==> indigo: inputs <==
Design boom_pro, start of the top module:
module boom_pro(sw7,start,clk,led,seg,sw_input,row,seg_cat,btn6,buzzer,green,red);
clock: 20.0 ns
lec_check: 0
abc_area: 0
cap_margin: 30
cell_pad_in_sites_detail_placement: 0
core_margin: 2
core_utilization: 40
cts_cluster_diameter: 214
gpl_timing_driven: 0
hold_slack_margin: 0.19
min_routing_layer: met2
place_density_lb_addon: 0.3
setup_slack_margin: 4.15
slew_margin: 20
tns_end_percent: 15
run.sh (not shown) runs the stock make flow with config.mk's settings and CLKGATE_MAP_FILE=.
==> xenon (differences from indigo) <==
- ABC_AREA: 0 -> 1
- CAP_MARGIN: 30 -> 20
- CELL_PAD_IN_SITES_DETAIL_PLACEMENT: 0 -> unset
- CELL_PAD_IN_SITES_GLOBAL_PLACEMENT: unset -> 0
- CORE_ASPECT_RATIO: unset -> 1.48
- CORE_UTILIZATION: 40 -> 72
- CTS_CLUSTER_DIAMETER: 214 -> unset
- CTS_CLUSTER_SIZE: unset -> 13
- GPL_TIMING_DRIVEN: 0 -> 1
- HOLD_SLACK_MARGIN: 0.19 -> unset
- MAX_ROUTING_LAYER: unset -> met5
- MIN_ROUTING_LAYER: met2 -> met1
- PLACE_DENSITY_LB_ADDON: 0.3 -> 0.25
- SETUP_SLACK_MARGIN: 4.15 -> unset
- SLEW_MARGIN: 20 -> 40
- TNS_END_PERCENT: 15 -> 100
==> flow/constraint.sdc (replaced) <==
create_clock -name core_clock -period 6.85 [get_ports {clk}]
set_input_delay 1.3700 -clock core_clock [delete_from_list [all_inputs] [get_ports {clk}]]
set_output_delay 1.3700 -clock core_clock [all_outputs]
set_load 0.01 [all_outputs]
==> tundra (differences from indigo) <==
- ABC_AREA: 0 -> unset
- CAP_MARGIN: 30 -> 20
- CELL_PAD_IN_SITES_DETAIL_PLACEMENT: 0 -> unset
- CORE_UTILIZATION: 40 -> 45
- CTS_CLUSTER_DIAMETER: 214 -> unset
- GPL_TIMING_DRIVEN: 0 -> unset
- HOLD_SLACK_MARGIN: 0.19 -> unset
- MIN_ROUTING_LAYER: met2 -> unset
- PLACE_DENSITY_LB_ADDON: 0.3 -> unset
- SETUP_SLACK_MARGIN: 4.15 -> unset
- TNS_END_PERCENT: 15 -> unset
==> flow/constraint.sdc (replaced) <==
create_clock -name core_clock -period 9.91 [get_ports {clk}]
set_input_delay 1.9820 -clock core_clock [delete_from_list [all_inputs] [get_ports {clk}]]
set_output_delay 1.9820 -clock core_clock [all_outputs]
set_load 0.01 [all_outputs]
==> cedar (differences from indigo) <==
- ABC_AREA: 0 -> unset
- CAP_MARGIN: 30 -> 5
- CELL_PAD_IN_SITES_DETAIL_PLACEMENT: 0 -> unset
- CORE_UTILIZATION: 40 -> 72
- CTS_CLUSTER_DIAMETER: 214 -> unset
- GPL_TIMING_DRIVEN: 0 -> unset
- HOLD_SLACK_MARGIN: 0.19 -> unset
- MIN_ROUTING_LAYER: met2 -> unset
- PLACE_DENSITY_LB_ADDON: 0.3 -> unset
- SETUP_SLACK_MARGIN: 4.15 -> unset
- TNS_END_PERCENT: 15 -> unset
==> flow/constraint.sdc (replaced) <==
create_clock -name core_clock -period 6.76 [get_ports {clk}]
set_input_delay 1.3520 -clock core_clock [delete_from_list [all_inputs] [get_ports {clk}]]
set_output_delay 1.3520 -clock core_clock [all_outputs]
set_load 0.01 [all_outputs]
==> comparison <==
Against xenon, the clock skew of indigo is higher by 0.0074 ns. Of indigo and xenon, xenon has the higher worst hold slack (gap 0.022 ns). tundra completed without violations. indigo went through all stages and came out clean. xenon reached the layout checks and failed them: negative setup slack. cedar finished but failed the layout checks on negative setup slack. The highest wire length belongs to xenon, the lowest to tundra. Critical path depth, lowest first: tundra, cedar, indigo, xenon. Of xenon and cedar, xenon has the higher synthesized cell count (gap about 21%, measured against cedar). Fmax, highest first: cedar, xenon, tundra, indigo. In cedar the count of clock-buffer cells in the layout is higher than in xenon, by 2. First-iteration DRC count, highest first: indigo, xenon, cedar, tundra.
==> figures <==
	xenon	tundra	indigo	cedar
N_diodes	5	1	4	2
Reg-to-reg endpoint	music1.one_cnt[9]	music1.one_cnt[11]	music1.one_cnt[10]	music1.one_cnt[3]
Register share after synthesis	20.1%	20.8%	20.8%	20.8%
Beginning of the worst hold path	rand1.state[21]	rand1.state[22]	rand1.state[22]	rand1.state[21]
Critical path startpoint	music1.cnt0[1]	music1.cnt0[0]	music1.cnt0[0]	music1.cnt0[0]
Die Size	38,000 sq um	58,100 sq um	65,200 sq um	36,600 sq um
Filler cell count in the final layout	2,087	5,392	6,345	2,099
Run status	finished with violations	timing/DRC/antenna clean	timing/DRC/antenna clean	finished with violations
Violated checks	negative setup slack	-	-	negative setup slack
Setup repair after global routing missed its margin	yes	no	no	yes
Seq area share	17.3%	19.4%	18.9%	18.5%
Via total after detailed routing	28,975	21,679	31,060	23,796
Critical-path cell with the highest stage delay	fa_1	a2111oi_0	a2111oi_0	fa_1
Critical Path End	music1.one_cnt[9]	music1.one_cnt[11]	music1.one_cnt[10]	music1.one_cnt[3]
Setup slack of the critical path after layout	-1.23 ns	0.713 ns	9.64 ns	-0.976 ns
Startpoint of the worst register-to-register path	music1.cnt0[1]	music1.cnt0[0]	music1.cnt0[0]	music1.cnt0[0]
Global-route wire length before repair	144,000 um	112,000 um	122,000 um	120,000 um
Ao+oa area frac	11.7%	18.2%	18.2%	18.2%
Max-slew headroom at the worst pin	41.3%	26.1%	27.3%	16.8%
Mean instance size in the synthesized netlist	7.13 sq um	8.36 sq um	8.36 sq um	8.36 sq um
Total routing usage reported by global routing	48.0%	23.5%	34.7%	40.6%
